== run A ==
==> flow/design.v (excerpt) <==
module	CPU(clk, reset, instr, pc, reg0, reg1, reg2, reg3, reg4, reg5, reg6, reg7, dataMemValue0, dataMemValue1, dataMemValue2, dataMemValue3, dataMemValue4, dataMemValue5, dataMemValue6, dataMemValue7, ALUout, ALUin1, ALUin2, regDataIn);
output	[15 : 0]	reg0, reg1, reg2, reg3, reg4, reg5, reg6, reg7, dataMemValue0, dataMemValue1, dataMemValue2, dataMemValue3, dataMemValue4, dataMemValue5, dataMemValue6, dataMemValue7, ALUout, ALUin1, ALUin2, regDataIn;
input				clk, reset;
input	[15 : 0]	instr;
output	[7  : 0]	pc;
wire	[7  : 0]	prgm_cntr;
wire 				PCsrc, regWrite, memWrite, memtoReg;
wire	[1  : 0]	ALUsrc;
wire 	[3  : 0]	opCode;
wire	[2	: 0]	dst, src1, src2, shamt;
wire	[5  : 0]	iconst;
wire	[8  : 0]	jconst;
assign pc		=	prgm_cntr;
Prgm_Counter	C1	(clk, reset, PCsrc, jconst, prgm_cntr);
Control_Unit	C2	(clk, reset, instr, opCode, dst, src1, src2, shamt, iconst, jconst, regWrite, memWrite, PCsrc, memtoReg, ALUsrc);
DataPath		C3	(clk, reset, opCode, dst, src1, src2, shamt, iconst, regWrite, memtoReg, memWrite, ALUsrc, reg0, reg1, reg2, reg3, reg4, reg5, reg6, reg7, dataMemValue0, dataMemValue1, dataMemValue2, dataMemValue3, dataMemValue4, dataMemValue5, dataMemValue6, dataMemValue7, ALUout, ALUin1, ALUin2, regDataIn);
endmodule
For scale: roughly 3,700 cells after synthesis, roughly 660 flip-flops, ~350 I/O pins, about 39,000 µm² of cells after synthesis.
clock: 6.8 ns
lec_check: 0
cap_margin: 20
core_margin: 2
core_utilization: 40
setup_slack_margin: 0.2
slew_margin: 20
run.sh (not shown) runs the stock make flow with config.mk's settings and CLKGATE_MAP_FILE=.
### run A -> run B
- a change of CORE_UTILIZATION from 40 to 58
- a change of SETUP_SLACK_MARGIN from 0.2 to -0.37
- a change of the clock period (ns, I/O delays scaled along) from 6.8 to 3.78
## What came out
Measured against each other, run A and run B differ in clock network fraction of total power, the lower figure coming from run B.
Run A reports its worst hold path class as reg -> reg while run B reports in -> async.
Run B: all stages done; final checks FAILED (negative setup slack).
Run A | status: complete | timing, DRC, antenna: pass
In run B relative to run A, die outline width had gone down by more than 10%.
Summary — sequential share of layout area, run B relative to run A: lower, by 1.5 points.
diff inputs: run B => run C
- an added CTS_CLUSTER_SIZE of 49
- a change of CORE_UTILIZATION from 58 to 66
- a change of the clock period (ns, I/O delays scaled along) from 3.78 to 5.42
### Flow results
Run C never completed, since it errored out during global routing.
Delta (run C minus run B): cell area after placement shrank by 2.9%; global placer's final weighted congestion climbed about 1.7%; number of buffers on the longest clock path roughly the same; quantity of gates resized following cts now sits lower; area after synthesis comparable.
Compare run B and run C | number of placed instances, taps included higher: run B
Against run B, floorplan core area in run C came out better.
[inputs] run D vs run C
- putting ABC_AREA at 1 where nothing was set
- clearing CTS_CLUSTER_SIZE, which used to be 49
- swapping 66 for 58 in CORE_UTILIZATION
- putting HOLD_SLACK_MARGIN at 0.3 where nothing was set
- swapping -0.37 for -0.28 in SETUP_SLACK_MARGIN
- swapping 5.42 for 3.78 in the clock period (ns, I/O delays scaled along)
--- outcome ---
Run C → run D: total CTS buffers grew by about 10%; worst-case setup slack after placement shrank by 0.58 ns; number of nets at floorplan grew by about 60%.
Overall die height: run D higher than run C
Where area enclosed by the die boundary is concerned, run C is better than run D.
NOTE: post-CTS repair timing setup buffer count in run D exceeds that of run C
Finished, but not clean: run D, with negative setup slack.
Synthesized cell count of run D exceeds that of run C by more than half.
Going from run C to run D, number of placement rows up 9, part of the Yosys area used for sequential elements down 2.8 points.
Run D vs. run C: number of distinct library cells after synthesis went down by 50.

---

The RTL this note starts from:
==> flow/design.v <==
module    Prgm_Counter(clk, reset, PCsrc, address, PCreg);
input                 PCsrc, clk, reset;
input         [8 : 0] address;
output    reg [7 : 0] PCreg;
wire          [7 : 0] temp;
assign    temp = PCreg + 1;
always@(posedge clk, negedge reset)
begin
    if (reset == 0) begin
        PCreg = 0;
	end
    else begin
        if (PCsrc == 1)
            PCreg = temp + address;
        else
            PCreg = temp;
    end
end
endmodule
module ALU (ALUselect, ALUin1, ALUin2, ALUout);
    input		[3  : 0]	ALUselect;
    input		[15 : 0]	ALUin1, ALUin2;
    output	reg	[15 : 0]	ALUout;
    always@(*) 
    begin 
		if  (ALUselect == 0 || ALUselect == 5 || ALUselect == 7 || ALUselect == 8)
			ALUout = ALUin1 + ALUin2;
		else if (ALUselect == 1) 
			ALUout = ALUin1 << ALUin2;
		else if  (ALUselect == 2) 
			ALUout = ALUin1 >> ALUin2;
		else if (ALUselect == 3)
			ALUout = ALUin1 | ALUin2;
		else  if (ALUselect == 4)
			ALUout = ALUin1 & ALUin2;
		else if (ALUselect == 6)
			ALUout = ALUin2;
		else
			ALUout = 0;
    end
endmodule
module Control_Unit(clk, reset, inst_in, opCode, dst, src1, src2, shamt, iconst, jconst, regWrite, memWrite, PCsrc, memtoReg, ALUsrc);
input					clk, reset;
input		[15 : 0]	inst_in;
output		[3  : 0]	opCode;
output		[5  : 0]	iconst; 
output		[8  : 0]	jconst;
output		[2  : 0]	dst, src1, src2, shamt;
output	reg				regWrite, memWrite, PCsrc, memtoReg;  
output	reg	[1  : 0]	ALUsrc;  
assign	opCode	=	inst_in	[3  :  0];
assign	dst		=	inst_in	[6  :  4];
assign	src1	=	inst_in	[9  :  7];
assign	src2	=	inst_in	[12 : 10];
assign	shamt	=	inst_in	[15 : 13];
assign	iconst	=	inst_in	[15 : 10];
assign	jconst	=	inst_in	[12 :  4];
always@(*) begin
    if (reset == 0) begin
        regWrite	= 0;
        memWrite	= 0;
        PCsrc		= 0;
        memtoReg	= 0;
		ALUsrc		= 0;
    end  
    else begin  
        if (opCode < 4'b 1000)
            regWrite = 1'b 1;
        else
            regWrite = 1'b 0;
        if (opCode == 4'b 1000)
            memWrite = 1'b 1;
        else
            memWrite = 1'b 0;
        if (opCode == 4'b 1001)
            PCsrc = 1'b 1;
        else
            PCsrc = 1'b 0;
        if (opCode == 4'b 0111)
            memtoReg = 1'b 1;
        else
            memtoReg = 1'b 0;   
		if (opCode == 4'b 0101 || opCode == 4'b 0110 || opCode == 4'b 0111 || opCode == 4'b 1000)
			ALUsrc = 2'b 01;
		else if (opCode == 4'b 0001 || opCode == 4'b 0010)
			ALUsrc = 2'b 10;
		else
			ALUsrc = 2'b 00;
    end  
end
endmodule
module DataPath (clk, reset, ALUselect, dst, src1, src2, shamt, iconst, regWrite, memtoReg, memWrite, ALUsrc, reg0, reg1, reg2, reg3, reg4, reg5, reg6, reg7, dataMemValue0, dataMemValue1, dataMemValue2, dataMemValue3, dataMemValue4, dataMemValue5, dataMemValue6, dataMemValue7, ALUout, ALUin1, ALUin2, regDataIn);
output		[15 : 0]	reg0, reg1, reg2, reg3, reg4, reg5, reg6, reg7, dataMemValue0, dataMemValue1, dataMemValue2, dataMemValue3, dataMemValue4, dataMemValue5, dataMemValue6, dataMemValue7, ALUout, ALUin1;
output reg	[15 : 0]	ALUin2;
output reg	[15 : 0]	regDataIn;
input					clk, reset, regWrite, memtoReg, memWrite;
input		[1  : 0]	ALUsrc;
input		[2  : 0]	dst, src1, src2, shamt;
input  		[3  : 0]	ALUselect;
input		[5  : 0]	iconst;
reg			[127 : 0]	regFile;
reg			[511 : 0]	dataMem;
localparam	[511 : 0]	DMEM_RESET = {
	{19{16'd0}},
	16'b 0100, 16'b 0011, 16'b 0010, 16'b 0001, 16'b 0101,	 
	16'b 0101, 16'b 1100, 16'b 1000, 16'b 0011,				 
	16'b 0110, 16'b 0001, 16'b 0010, 16'b 0100				 
};
wire		[15 : 0]	nextData;
wire		[15 : 0]	memReadData;
wire		[15 : 0]	dstData;
wire					memInRange;
assign ALUin1	=	regFile[16*src1 +: 16];
assign dstData	=	regFile[16*dst +: 16];
ALU		DP1	(ALUselect, ALUin1, ALUin2, ALUout);
assign	  reg0 = regFile[  0 +: 16];
assign	  reg1 = regFile[ 16 +: 16];
assign    reg2 = regFile[ 32 +: 16];
assign    reg3 = regFile[ 48 +: 16];
assign    reg4 = regFile[ 64 +: 16];
assign    reg5 = regFile[ 80 +: 16];
assign    reg6 = regFile[ 96 +: 16];
assign    reg7 = regFile[112 +: 16];
assign	  dataMemValue0  = dataMem[  0 +: 16];
assign	  dataMemValue1  = dataMem[ 16 +: 16];
assign    dataMemValue2  = dataMem[ 32 +: 16];
assign    dataMemValue3  = dataMem[ 48 +: 16];
assign    dataMemValue4  = dataMem[ 64 +: 16];
assign    dataMemValue5  = dataMem[ 80 +: 16];
assign    dataMemValue6  = dataMem[ 96 +: 16];
assign    dataMemValue7  = dataMem[112 +: 16];
assign memInRange	=	(ALUout[15 : 5] == 11'd0);
assign memReadData	=	memInRange ? dataMem[16*ALUout[4 : 0] +: 16] : 16'd0;
assign nextData		=	(memtoReg == 1) ? memReadData : ALUout;
always@(posedge clk, negedge reset)
begin
	if (reset == 0) begin
		regFile	<=	128'd0;
		dataMem	<=	DMEM_RESET;
	end  
	else begin
		if (regWrite == 1)
			regFile[16*dst +: 16]			<=	nextData;
		if (memWrite == 1 && memInRange)
			dataMem[16*ALUout[4 : 0] +: 16]	<=	dstData;
	end  
end  
always@(posedge clk)
begin
	if (reset == 1)
		regDataIn	<=	nextData;
end
always@(*)
begin
	if (ALUsrc == 0)
		ALUin2	=	regFile[16*src2 +: 16];
	else if (ALUsrc == 1)
		ALUin2 = {10'd0, iconst};
	else if (ALUsrc == 2)
		ALUin2 = {13'd0, shamt};
	else
		ALUin2 = 16'd0;
end
endmodule
module	CPU(clk, reset, instr, pc, reg0, reg1, reg2, reg3, reg4, reg5, reg6, reg7, dataMemValue0, dataMemValue1, dataMemValue2, dataMemValue3, dataMemValue4, dataMemValue5, dataMemValue6, dataMemValue7, ALUout, ALUin1, ALUin2, regDataIn);
output	[15 : 0]	reg0, reg1, reg2, reg3, reg4, reg5, reg6, reg7, dataMemValue0, dataMemValue1, dataMemValue2, dataMemValue3, dataMemValue4, dataMemValue5, dataMemValue6, dataMemValue7, ALUout, ALUin1, ALUin2, regDataIn;
input				clk, reset;
input	[15 : 0]	instr;
output	[7  : 0]	pc;
wire	[7  : 0]	prgm_cntr;
wire 				PCsrc, regWrite, memWrite, memtoReg;
wire	[1  : 0]	ALUsrc;
wire 	[3  : 0]	opCode;
wire	[2	: 0]	dst, src1, src2, shamt;
wire	[5  : 0]	iconst;
wire	[8  : 0]	jconst;
assign pc		=	prgm_cntr;
Prgm_Counter	C1	(clk, reset, PCsrc, jconst, prgm_cntr);
Control_Unit	C2	(clk, reset, instr, opCode, dst, src1, src2, shamt, iconst, jconst, regWrite, memWrite, PCsrc, memtoReg, ALUsrc);
DataPath		C3	(clk, reset, opCode, dst, src1, src2, shamt, iconst, regWrite, memtoReg, memWrite, ALUsrc, reg0, reg1, reg2, reg3, reg4, reg5, reg6, reg7, dataMemValue0, dataMemValue1, dataMemValue2, dataMemValue3, dataMemValue4, dataMemValue5, dataMemValue6, dataMemValue7, ALUout, ALUin1, ALUin2, regDataIn);
endmodule
make LEC_CHECK=0 CAP_MARGIN=20 CORE_MARGIN=2 CORE_UTILIZATION=26 SETUP_SLACK_MARGIN=0.2 SLEW_MARGIN=20 finish   # period 6.8 ns
Then changed:
--- a/flow/config.mk
+++ b/flow/config.mk
@@ -7,0 +8 @@
+export ABC_AREA = 1
@@ -8,0 +10 @@
+export CORE_ASPECT_RATIO = 1.57
@@ -10,2 +12,3 @@
-export CORE_UTILIZATION = 26
-export SETUP_SLACK_MARGIN = 0.2
+export CORE_UTILIZATION = 16
+export MAX_ROUTING_LAYER = met4
+export PLACE_DENSITY_LB_ADDON = 0.27
==> flow/constraint.sdc (replaced) <==
create_clock -name core_clock -period 7.0 [get_ports {clk}]
set_input_delay 1.4000 -clock core_clock [delete_from_list [all_inputs] [get_ports {clk}]]
set_output_delay 1.4000 -clock core_clock [all_outputs]
set_load 0.01 [all_outputs]
Core utilization went down by 14 points.
Power rises by 9.2%.
Worst setup slack got worse by 110 ps.
Final cell count goes up by 55%.
Sequential power climbs by about 1%.
Global-route usage went down by 5.9 points.
Die size rose by 73%.
Then changed:
--- a/flow/config.mk
+++ b/flow/config.mk
@@ -10 +9,0 @@
-export CORE_ASPECT_RATIO = 1.57
@@ -12,3 +11,3 @@
-export CORE_UTILIZATION = 16
-export MAX_ROUTING_LAYER = met4
-export PLACE_DENSITY_LB_ADDON = 0.27
+export CORE_UTILIZATION = 72
+export CTS_CLUSTER_SIZE = 100
+export SETUP_SLACK_MARGIN = 0.2
@@ -15,0 +15 @@
+export TNS_END_PERCENT = 10
==> flow/constraint.sdc (replaced) <==
create_clock -name core_clock -period 2.85 [get_ports {clk}]
set_input_delay 0.5700 -clock core_clock [delete_from_list [all_inputs] [get_ports {clk}]]
set_output_delay 0.5700 -clock core_clock [all_outputs]
set_load 0.01 [all_outputs]
The changed run never finished: it broke off in clock tree synthesis. Synthesized area stays the same. Die size drops by 77%. Synthesized cell count does not change.

---

// CPU: RTL as listed in full above, without the edits since
make LEC_CHECK=0 CAP_MARGIN=15 CORE_ASPECT_RATIO=0.9 CORE_MARGIN=2 CORE_UTILIZATION=58 CTS_CLUSTER_DIAMETER=327 GPL_ROUTABILITY_DRIVEN=1 HOLD_SLACK_MARGIN=-0.03 MAX_ROUTING_LAYER=met4 PLACE_DENSITY=0.53 SETUP_SLACK_MARGIN=-0.25 SLEW_MARGIN=40 TNS_END_PERCENT=15 finish   # period 3.9 ns
The baseline did not get past global routing (5_1_grt), error GRT-0232.
Edit:
CAP_MARGIN = 20   (was 15)
CORE_ASPECT_RATIO = not set   (was 0.9)
CORE_UTILIZATION = 53   (was 58)
CTS_CLUSTER_DIAMETER = not set   (was 327)
CTS_CLUSTER_SIZE = 42   (was not set)
GPL_ROUTABILITY_DRIVEN = not set   (was 1)
HOLD_SLACK_MARGIN = not set   (was -0.03)
MAX_ROUTING_LAYER = not set   (was met4)
PLACE_DENSITY = not set   (was 0.53)
SETUP_SLACK_MARGIN = 0.2   (was -0.25)
SLEW_MARGIN = 20   (was 40)
TNS_END_PERCENT = not set   (was 15)
clock period = 3.78 ns   (was 3.9 ns; I/O delays follow)
Effect:
- This time the run completed and failed the layout checks on negative setup slack
- die area grows by 9.3%
- synthesized cell count does not change
- synthesized area is unchanged
Edit:
CORE_UTILIZATION = 58   (was 53)
HOLD_SLACK_MARGIN = 0.28   (was not set)
SETUP_SLACK_MARGIN = 1.11   (was 0.2)
Effect: The changed run never finished: it broke off in global routing (5_1_grt) with ODB-0269; synthesized cell count stays the same; area after synthesis is unchanged; die area goes down by a little under a tenth.
Edit:
CORE_UTILIZATION = 40   (was 58)
CTS_CLUSTER_SIZE = not set   (was 42)
HOLD_SLACK_MARGIN = not set   (was 0.28)
SETUP_SLACK_MARGIN = 0.2   (was 1.11)
clock period = 7.0 ns   (was 3.78 ns; I/O delays follow)
The changed run completed without violations.
Synthesized cell count is unchanged.
Die area rises by well over a third.
Area after synthesis does not change.
Edit:
CORE_UTILIZATION = 58   (was 40)
CTS_CLUSTER_SIZE = 42   (was not set)
SETUP_SLACK_MARGIN = 0.97   (was 0.2)
TNS_END_PERCENT = 5   (was not set)
clock period = 3.78 ns   (was 7.0 ns; I/O delays follow)
Effect:
- The changed run never finished: it broke off in global routing (5_1_grt) (GRT-0232)
- die area falls by a quarter to a third
- synthesized area stays the same
- synthesized cell count does not change

---

Starts from the design.v that is shown in full above.
Settings: LEC_CHECK=0, ABC_AREA=1, CAP_MARGIN=20, CORE_MARGIN=2, CORE_UTILIZATION=72, CTS_CLUSTER_SIZE=36, HOLD_SLACK_MARGIN=0.29, PLACE_DENSITY_LB_ADDON=0.21, SETUP_SLACK_MARGIN=-0.48, SLEW_MARGIN=20; clock period 6.21 ns.
The first run stopped in global routing (5_1_grt), error ODB-0269.
Rerun with:
==> flow/config.mk (replaced) <==
export PLATFORM = sky130hd
export DESIGN_NAME = CPU
export DESIGN_NICKNAME = CPU
export VERILOG_FILES = /design/flow/design.v
export SDC_FILE = /design/flow/constraint.sdc
export NUM_CORES = 4
export LEC_CHECK = 0
export ABC_AREA = 0
export CAP_MARGIN = 35
export CORE_ASPECT_RATIO = 0.82
export CORE_MARGIN = 2
export CORE_UTILIZATION = 44
export CTS_CLUSTER_SIZE = 42
export HOLD_SLACK_MARGIN = 0.17
export MAX_ROUTING_LAYER = met4
export MIN_ROUTING_LAYER = met2
export PLACE_DENSITY = 0.76
export SETUP_SLACK_MARGIN = 0.2
export SLEW_MARGIN = 20
export TNS_END_PERCENT = 90
==> flow/constraint.sdc (replaced) <==
create_clock -name core_clock -period 7.0 [get_ports {clk}]
set_input_delay 1.4000 -clock core_clock [delete_from_list [all_inputs] [get_ports {clk}]]
set_output_delay 1.4000 -clock core_clock [all_outputs]
set_load 0.01 [all_outputs]
The changed run stopped in global routing (5_1_grt) (GRT-0116).
Die size goes up by about 50%.
Synthesized area shrinks by 6.5%.
Synthesized cell count drops by 38%.
Rerun with:
==> flow/config.mk (replaced) <==
export PLATFORM = sky130hd
export DESIGN_NAME = CPU
export DESIGN_NICKNAME = CPU
export VERILOG_FILES = /design/flow/design.v
export SDC_FILE = /design/flow/constraint.sdc
export NUM_CORES = 4
export LEC_CHECK = 0
export CAP_MARGIN = 35
export CORE_ASPECT_RATIO = 0.61
export CORE_MARGIN = 2
export CORE_UTILIZATION = 70
export CTS_CLUSTER_DIAMETER = 327
export GPL_ROUTABILITY_DRIVEN = 0
export GPL_TIMING_DRIVEN = 0
export HOLD_SLACK_MARGIN = -0.03
export MAX_ROUTING_LAYER = met4
export MIN_ROUTING_LAYER = met2
export PLACE_DENSITY = 0.53
export SETUP_SLACK_MARGIN = 0.93
export SLEW_MARGIN = 40
export TNS_END_PERCENT = 90
==> flow/constraint.sdc (replaced) <==
create_clock -name core_clock -period 10.2 [get_ports {clk}]
set_input_delay 2.0400 -clock core_clock [delete_from_list [all_inputs] [get_ports {clk}]]
set_output_delay 2.0400 -clock core_clock [all_outputs]
set_load 0.01 [all_outputs]
The new run aborted during global routing (5_1_grt) on GRT-0116.
Die size shrinks by 37%.
Synthesized area stays the same.
Synthesized cell count is unchanged.
Rerun with:
--- a/flow/config.mk
+++ b/flow/config.mk
@@ -10,3 +10,3 @@
 export CORE_MARGIN = 2
-export CORE_UTILIZATION = 70
+export CORE_UTILIZATION = 63
 export CTS_CLUSTER_DIAMETER = 327
@@ -16,5 +16,4 @@
 export MAX_ROUTING_LAYER = met4
-export MIN_ROUTING_LAYER = met2
 export PLACE_DENSITY = 0.53
-export SETUP_SLACK_MARGIN = 0.93
+export SETUP_SLACK_MARGIN = -0.25
 export SLEW_MARGIN = 40
- With this change the flow finished with negative setup slack left
- synthesized cell count is unchanged
- area after synthesis is unchanged
- die area is higher by 11%
Rerun with:
==> flow/config.mk (replaced) <==
export PLATFORM = sky130hd
export DESIGN_NAME = CPU
export DESIGN_NICKNAME = CPU
export VERILOG_FILES = /design/flow/design.v
export SDC_FILE = /design/flow/constraint.sdc
export NUM_CORES = 4
export LEC_CHECK = 0
export ABC_AREA = 1
export CAP_MARGIN = 35
export CORE_ASPECT_RATIO = 1.8
export CORE_MARGIN = 2
export CORE_UTILIZATION = 44
export HOLD_SLACK_MARGIN = 0.17
export MAX_ROUTING_LAYER = met4
export SETUP_SLACK_MARGIN = 0.2
export SLEW_MARGIN = 20
export TNS_END_PERCENT = 60
==> flow/constraint.sdc (replaced) <==
create_clock -name core_clock -period 7.0 [get_ports {clk}]
set_input_delay 1.4000 -clock core_clock [delete_from_list [all_inputs] [get_ports {clk}]]
set_output_delay 1.4000 -clock core_clock [all_outputs]
set_load 0.01 [all_outputs]
What happened: Now the flow finished with timing, DRC and antenna clean; final cell count climbs by 52%; global-route usage drops by 11 points; wire length climbs by about 19%.
Power figures rest on the tool's default switching activity, not on a simulated workload.
